==> run X <==
==> flow/design.v <==
module fp10 #(
    parameter HALF = 100          
)(
    input  wire clk_in,
    input  wire reset,
    output wire tick
);
    reg [22:0] counter;
    reg clk_out;
    always @(posedge clk_in or posedge reset) begin
        if (reset) begin
            counter <= 0;
            clk_out <= 0;
        end
        else if (counter == HALF - 1) begin
            counter <= 0;
            clk_out <= ~clk_out;
        end
        else begin
            counter <= counter + 1;
        end
    end
    assign tick = (counter == HALF - 1) && ~clk_out;
endmodule
module miao10(clk, reset, tick, cout, qout);
input clk, reset, tick;
output cout;
output reg [7:0] qout;
always@(posedge clk or posedge reset) begin
   if (reset)
      qout <= 0;
   else if (tick) begin
      if(qout == 4)
         qout <= 0;
      else
         qout <= qout + 1;
   end
end
assign cout = (qout == 4) ? 1 : 0;
endmodule
module miao(qout,reset,clk,tick,cin,secin1,cout);
input clk,reset,tick,cin;
input [7:0] secin1;
output reg[7:0] qout;
output cout;
always@(posedge clk or posedge reset)
begin
	if(reset) qout<=0;
	else if(tick && cin)
	begin
   if(qout==59) begin qout<=0;end
	        else qout<=qout+1;end
end
assign cout=((qout==59)&&(secin1==4))?1:0;
endmodule
module fen(qout,am,am_fall,reset,clk,tick,cin,cout,nout,secin,secin1,naozhong);
input clk,reset,tick,am,am_fall,cin,naozhong;
input [7:0] secin;
input [7:0] secin1;
output reg[7:0] qout;
output reg[7:0] nout;
output   cout;
always@(posedge clk or posedge reset)
begin
	if(reset) qout<=0;
	else if(tick&&(~naozhong)&&(~am||cin))
	begin
   if(qout==59) begin qout<=0;end
	        else qout<=qout+1;end
end
always@(posedge clk or posedge reset)
begin
	if(reset) nout<=0;
	else if(am_fall&&naozhong)
	begin
	if(nout==59) begin nout<=0;end
		     else nout<=nout+1;end
end
assign cout=((qout==59)&&(secin==59)&&(secin1==4))?1:0;
endmodule
module shi(qout,ah,ah_fall,reset,clk,tick,cin,naozhong,nout);
input clk,reset,tick,ah,ah_fall,cin,naozhong;
output reg[7:0] qout;
output reg[7:0] nout;
always@(posedge clk or posedge reset)
begin
	if(reset) qout<=0;
	else if(tick&&(~naozhong)&&(~ah||cin))
	begin
   if(qout==23) qout<=0;
	        else qout<=qout+1;end
end
always@(posedge clk or posedge reset)
begin
	if(reset) nout<=0;
	else if(ah_fall&&naozhong)
	begin
	if(nout==23) begin nout<=0;end
		     else nout<=nout+1;end
end
endmodule
module alarm(en,clk,tick,reset,cin,set,shi,daodian,min,miao);
input [7:0] shi;
input [7:0] min;
input [7:0] miao;
input reset,cin,clk,tick,en;
output reg[7:0] set;
output daodian;
always@(posedge clk or posedge reset)
begin
	if(reset) set<=0;
	else if(tick)
	begin
		if(set==23)
		set<=0;
		else if(~cin)
		set<=set+1;
	end
end
assign daodian=(en&&(min==8'b0)&&(miao < 10))?1:0;
endmodule
module naozhong(
    input wire [7:0] shi_nao,
    input wire [7:0] shi_date,
    input wire [7:0] fen_nao,
    input wire [7:0] fen_date,
    input wire switch, clk, reset, tick,
    input wire switch_rise,
    output reg audio
);
    reg en_reg;
    reg alarm_enabled;
    always @(posedge clk or posedge reset)
    begin
        if (reset)
            en_reg <= 0;
        else if (tick)
        begin
            if (switch)
            begin
                en_reg <= 1;
            end
            else
                en_reg <= 0;
        end
    end
    always @(posedge clk or posedge reset)
    begin
        if (reset)
            alarm_enabled <= 1;
        else if (switch_rise)
            alarm_enabled <= !alarm_enabled;
    end
    always @(posedge clk or posedge reset)
    begin
        if (reset)
            audio <= 0;
        else if (tick)
        begin
            if (alarm_enabled && en_reg && (shi_nao == shi_date)&&(fen_nao == fen_date))
                audio <= 1;
            else
                audio <= 0;
        end
    end
endmodule
module audio(
    input wire clk,            
    input wire reset,          
    input wire en,             
    output wire pwm_out        
);
    parameter C4 = 261;
    parameter D4 = 293;
    parameter E4 = 329;
    parameter F4 = 349;
    parameter G4 = 392;
    parameter A4 = 440;
    parameter B4 = 493;
    parameter E_DI = 82;
    parameter FS = 93;
    parameter CLK_FREQ = 50000;
    parameter LONG  = 2000;
    parameter SHORT = 1000;
    reg [31:0] counter;
    reg [31:0] pwm_duty_cycle;   
    reg [31:0] note_freq;
    reg [31:0] note_duration_counter;
    reg [3:0] note_index;   
    function [31:0] note_table;
        input [3:0] idx;
        case (idx)
            4'd0:  note_table = D4;
            4'd1:  note_table = G4;
            4'd2:  note_table = B4;
            4'd3:  note_table = G4;
            4'd4:  note_table = A4;
            4'd5:  note_table = D4;
            4'd6:  note_table = E4;
            4'd7:  note_table = B4;
            4'd8:  note_table = G4;
            4'd9:  note_table = E_DI;
            4'd10: note_table = D4;
            4'd11: note_table = B4;
            4'd12: note_table = G4;
            4'd13: note_table = E_DI;
            4'd14: note_table = B4;
            4'd15: note_table = FS;
            default: note_table = B4;
        endcase
    endfunction
    function [31:0] duration_table;
        input [3:0] idx;
        case (idx)
            4'd5, 4'd6: duration_table = SHORT;
            default:    duration_table = LONG;
        endcase
    endfunction
    always @(posedge clk or posedge reset) begin
        if (reset) begin
            counter <= 0;
            pwm_duty_cycle <= 0;
        end else if (en) begin
            if (counter >= CLK_FREQ / note_freq) begin
                counter <= 0;
                pwm_duty_cycle <= ~pwm_duty_cycle;
            end else begin
                counter <= counter + 1;
            end
        end
    end
    always @(posedge clk or posedge reset) begin
        if (reset) begin
            note_index <= 0;
            note_freq <= note_table(4'd0);
            note_duration_counter <= 0;
        end else if (en) begin
            if (note_duration_counter >= duration_table(note_index)) begin
                note_duration_counter <= 0;
                note_index <= (note_index + 1) % 8;   
                note_freq <= note_table(note_index);
            end else begin
                note_duration_counter <= note_duration_counter + 1;
            end
        end
    end
    assign pwm_out = pwm_duty_cycle;
endmodule
module bcd(
	input	[7:0]	bin_in,
	output	[9:0]	bcd_out
    );
reg [3:0] ones;
reg [3:0] tens;
reg [1:0] hundreds;
integer i;
always @(*) begin
	ones 		= 4'd0;
	tens 		= 4'd0;
	hundreds 	= 2'd0;
	for(i = 7; i >= 0; i = i - 1) begin
		if (ones >= 4'd5) 		ones = ones + 4'd3;
		if (tens >= 4'd5) 		tens = tens + 4'd3;
		if (hundreds >= 4'd5)	hundreds = hundreds + 4'd3;
		hundreds = {hundreds[0],tens[3]};
		tens	 = {tens[2:0],ones[3]};
		ones	 = {ones[2:0],bin_in[i]};
	end
end	
assign bcd_out = {hundreds, tens, ones};
endmodule
module display(qin,sig);
input[3:0] qin;
output reg [0:6]sig;
always@(qin)
begin case(qin)
4'd0:sig=7'b0000001;
4'd1:sig=7'b1001111;
4'd2:sig=7'b0010010;
4'd3:sig=7'b0000110;
4'd4:sig=7'b1001100;
4'd5:sig=7'b0100100;
4'd6:sig=7'b0100000;
4'd7:sig=7'b0001111;
4'd8:sig=7'b0000000;
4'd9:sig=7'b0000100;
default:sig=7'b0000001;
endcase
end 
endmodule 
module mux2to1 (
   input wire [7:0] a,    
	input wire [7:0] b, 	 
   input wire sel,  
   output wire [7:0] y   
);
    assign y = (sel) ? a : b;
endmodule
module shuzizhong(
    input wire clk1,         
    input wire reset,        
    input wire ah1,          
    input wire am1,          
    input wire alarm1,       
    input wire en,           
    input wire naozhong,     
    output wire [0:6] shi,       
    output wire [0:6] ge,        
    output wire [0:6] min_shi,   
    output wire [0:6] min_ge,    
    output wire [0:6] sec_shi,   
    output wire [0:6] sec_ge,    
    output wire daodian,     
    output wire audio        
);
    wire tick;               
    wire [7:0] bb, miao1, fen1, shi1, nao_fen, nao_shi, set1;
    wire cout10, cout_miao, cout_fen, ring;
    wire [7:0] y_shi, y_fen, y_miao;
    wire [9:0] out, fen, miao;
    fp10 a(.clk_in(clk1), .reset(reset), .tick(tick));
    reg ah_s, ah, am_s, am, alarm_s, alarm;
    always @(posedge clk1 or posedge reset) begin
        if (reset) begin
            ah_s <= 1; ah <= 1;
            am_s <= 1; am <= 1;
            alarm_s <= 0; alarm <= 0;
        end else if (tick) begin
            ah_s <= ah1; ah <= ah_s;
            am_s <= am1; am <= am_s;
            alarm_s <= alarm1; alarm <= alarm_s;
        end
    end
    wire ah_fall = tick && ah && ~ah_s;
    wire am_fall = tick && am && ~am_s;
    wire alarm_rise = tick && ~alarm && alarm_s;
    miao10 inst16(.clk(clk1), .reset(reset), .tick(tick), .cout(cout10), .qout(bb));
    miao inst20(.qout(miao1), .reset(reset), .clk(clk1), .tick(tick), .cin(cout10),
                .secin1(bb), .cout(cout_miao));
    fen inst24(.qout(fen1), .am(am), .am_fall(am_fall), .reset(reset), .clk(clk1), .tick(tick),
               .cin(cout_miao), .cout(cout_fen), .nout(nao_fen), .secin(miao1), .secin1(bb),
               .naozhong(naozhong));
    shi inst19(.qout(shi1), .ah(ah), .ah_fall(ah_fall), .reset(reset), .clk(clk1), .tick(tick),
               .cin(cout_fen), .naozhong(naozhong), .nout(nao_shi));
    alarm inst3(.en(en), .clk(clk1), .tick(tick), .reset(reset), .cin(alarm), .set(set1),
                .shi(shi1), .daodian(daodian), .min(fen1), .miao(miao1));
    naozhong inst6(.shi_nao(nao_shi), .shi_date(shi1), .fen_nao(nao_fen), .fen_date(fen1),
                   .switch(alarm), .clk(clk1), .reset(reset), .tick(tick),
                   .switch_rise(alarm_rise), .audio(ring));
    audio inst5(.clk(clk1), .reset(reset), .en(ring), .pwm_out(audio));
    mux2to1 nn(.a(nao_shi), .b(shi1), .sel(naozhong), .y(y_shi));
    mux2to1 mm(.a(nao_fen), .b(fen1), .sel(naozhong), .y(y_fen));
    mux2to1 jj(.a(8'd0), .b(miao1), .sel(naozhong), .y(y_miao));
    bcd inst4(.bin_in(y_shi), .bcd_out(out));
    bcd inst(.bin_in(y_fen), .bcd_out(fen));
    bcd inst9(.bin_in(y_miao), .bcd_out(miao));
    display inst1(.qin(out[7:4]), .sig(shi));
    display inst2(.qin(out[3:0]), .sig(ge));
    display inst10(.qin(fen[7:4]), .sig(min_shi));
    display inst11(.qin(fen[3:0]), .sig(min_ge));
    display inst12(.qin(miao[7:4]), .sig(sec_shi));
    display inst13(.qin(miao[3:0]), .sig(sec_ge));
endmodule
==> flow/run.sh <==
#!/bin/bash
# the make line also repeats each setting of config.mk as NAME=value (left out here)
make -C /OpenROAD-flow-scripts/flow DESIGN_CONFIG=/design/flow/config.mk WORK_HOME=/design/flow/orfs CLKGATE_MAP_FILE= finish
==> flow/config.mk <==
export PLATFORM = sky130hd
export DESIGN_NAME = shuzizhong
export DESIGN_NICKNAME = shuzizhong
export VERILOG_FILES = /design/flow/design.v
export SDC_FILE = /design/flow/constraint.sdc
export NUM_CORES = 4
export LEC_CHECK = 0
export CAP_MARGIN = 10
export CELL_PAD_IN_SITES_DETAIL_PLACEMENT = 2
export CORE_MARGIN = 3
export CORE_UTILIZATION = 18
export CTS_CLUSTER_DIAMETER = 118
export CTS_CLUSTER_SIZE = 20
export GPL_ROUTABILITY_DRIVEN = 0
export GPL_TIMING_DRIVEN = 0
export MAX_ROUTING_LAYER = met5
export MIN_ROUTING_LAYER = met1
export PLACE_DENSITY_LB_ADDON = 0.1
export SLEW_MARGIN = 20
==> flow/constraint.sdc <==
create_clock -name core_clock -period 14.2 [get_ports {clk1}]
set_input_delay 2.8400 -clock core_clock [delete_from_list [all_inputs] [get_ports {clk1}]]
set_output_delay 2.8400 -clock core_clock [all_outputs]
set_load 0.01 [all_outputs]
==> inputs of run Z, as changes to run X <==
ABC_AREA = 1   (was unset)
CAP_MARGIN = 20   (was 10)
CELL_PAD_IN_SITES_DETAIL_PLACEMENT = unset   (was 2)
CORE_MARGIN = 2   (was 3)
CORE_UTILIZATION = 68   (was 18)
CTS_CLUSTER_DIAMETER = 367   (was 118)
CTS_CLUSTER_SIZE = 99   (was 20)
GPL_ROUTABILITY_DRIVEN = unset   (was 0)
GPL_TIMING_DRIVEN = unset   (was 0)
MAX_ROUTING_LAYER = unset   (was met5)
MIN_ROUTING_LAYER = unset   (was met1)
PLACE_DENSITY_LB_ADDON = unset   (was 0.1)
==> flow/constraint.sdc (replaced) <==
create_clock -name core_clock -period 10.5 [get_ports {clk1}]
set_input_delay 2.1000 -clock core_clock [delete_from_list [all_inputs] [get_ports {clk1}]]
set_output_delay 2.1000 -clock core_clock [all_outputs]
set_load 0.01 [all_outputs]
==> results <==
Run X produced a layout that fails on negative setup slack. Run Z ran to the end with violations: negative setup slack.
Against run Z, the cell count of run X is higher by 4.2%.
Against run X, the maximum frequency of run Z is higher by about 26%.
Hold slack: run X is lower than run Z (3.4 ps).
Routed wire length: run Z is higher than run X (0.25%).
In run Z the synthesized cell count is higher than in run X, by about 25%.
Between run Z and run X, the lower register-to-register slack is in run Z (gap 660 ps).
Sequential power: run X is smaller than run Z (about 27%).
Between run Z and run X, the lower clock power is in run X (gap 30%, measured against run X).
First-iteration DRC count: run X is smaller than run Z (75%).
==> figures <==
|  | run Z | run X |
|---|---|---|
| Result of the run | finished with violations | finished with violations |
| Layout check failures | negative setup slack | negative setup slack |
| Seq area share | 0.1938 | 0.1966 |
| Least-Margin Pin Slew | 837.4 ps | 952.7 ps |
| Min-Delay Endpoint | inst5.counter[18]$_DFFE_PP0P_ | ah$_DFFE_PP1P_ |
| Met1 usage in global routing | 0.4383 | 0.1685 |
| Die Outline Area | 23850 um^2 | 86440 um^2 |
| Iter 0 DRT Violations | 2061 | 512 |
| Pre-placement core utilization | 0.6861 | 0.1836 |
| Number of warnings in the stage logs | 79 | 77 |
| Tapcells | 285 | 1060 |
| Total setup buffers inserted after CTS | 43 | 89 |
| Flop2flop setup slack | -1390 ps | -720 ps |
| Plain + repair buffers | 396 | 232 |
| Area share of the largest cell type after synthesis | 0.2406 | 0.2481 |
| Number of cells traversed by the worst register-to-register path | 94 | 87 |
| Overall power of the completed layout | 1.813 mW | 0.9569 mW |
| Worst flop-to-flop path endpoint | inst5.counter[3]$_DFFE_PP0P_ | inst5.counter[2]$_DFFE_PP0P_ |
| Final area over synthesized area | 1.3130x | 1.3349x |
| Met3 demand-to-capacity share in global routing | 0.07257 | 0.01351 |
| Dpl cells | 2879 | 2958 |

* * *

==> job 6973 <==
RTL: the design.v shown in full above, as it stands there.
Settings: LEC_CHECK=0, CAP_MARGIN=20, CORE_MARGIN=2, CORE_UTILIZATION=40, SLEW_MARGIN=20; clock period 25.0 ns.
run.sh (not shown) runs the stock make flow with config.mk's settings and CLKGATE_MAP_FILE=.
==> inputs of job 6596, as changes to job 6973 <==
- CORE_UTILIZATION: 40 -> 65
==> flow/constraint.sdc (replaced) <==
create_clock -name core_clock -period 17.0 [get_ports {clk1}]
set_input_delay 3.4000 -clock core_clock [delete_from_list [all_inputs] [get_ports {clk1}]]
set_output_delay 3.4000 -clock core_clock [all_outputs]
set_load 0.01 [all_outputs]
==> inputs of job 685, as changes to job 6973 <==
- ABC_AREA: not set -> 1
- CORE_UTILIZATION: 40 -> 65
- CTS_CLUSTER_DIAMETER: not set -> 227
- PLACE_DENSITY: not set -> 0.35
==> flow/constraint.sdc (replaced) <==
create_clock -name core_clock -period 12.3 [get_ports {clk1}]
set_input_delay 2.4600 -clock core_clock [delete_from_list [all_inputs] [get_ports {clk1}]]
set_output_delay 2.4600 -clock core_clock [all_outputs]
set_load 0.01 [all_outputs]
==> inputs of job 4462, as changes to job 6973 <==
- CORE_UTILIZATION: 40 -> 25
- CTS_CLUSTER_DIAMETER: not set -> 378
- CTS_CLUSTER_SIZE: not set -> 100
- HOLD_SLACK_MARGIN: not set -> -0.08
==> CHANGELOG.md <==
### Metrics

* Post-Syn Nets at 2458
* Net Switching at 513.9 µW
* DR WL met2 at 17580 µm
* Sw Share at 33.92%
* Clock Power Share at 34.9%
* Status: complete, no violations
* Placed inst area at 16370 µm²
* Vias per cell at 5.469
* Syn Inst Count at 2306
* # fillers at 1838
* Synth top cell by count: nand2_1
* Multi-In Gates at 1658
[end of results for job 685]
==> CHANGELOG.md <==
### Metrics

* Vias per cell at 5.029
* Sw Share at 25.06%
* Net Switching at 131.4 µW
* Number of cells on the critical path at 78
* Status: complete, no violations
* Synth top cell by count: nor2_1
* Clock Power Share at 48.0%
* Placed inst area at 16230 µm²
* DR WL met2 at 17770 µm
* Non-clk buf share at 3.403%
* Multi-In Gates at 1548
* # fillers at 6319
* Syn Inst Count at 1847
[end of results for job 4462]
==> CHANGELOG.md <==
### Metrics

* Status: complete, no violations
* Multi-In Gates at 1548
* Clock Power Share at 47.5%
* Synth top cell by count: nor2_1
* Net Switching at 124.5 µW
* # fillers at 3636
* Post-Syn Nets at 1999
* DR WL met2 at 16710 µm
* Placed inst area at 15860 µm²
[end of results for job 6973]
==> CHANGELOG.md <==
### Metrics

* Net Switching at 165.9 µW
* # fillers at 1782
* Clock Power Share at 46.9%
* Post-Syn Nets at 1999
* Status: complete, no violations
* Synth top cell by count: nor2_1
* Syn Inst Count at 1847
* Sw Share at 22.05%
* Placed inst area at 15750 µm²
[end of results for job 6596]
Power and IR drop assume default switching activity.
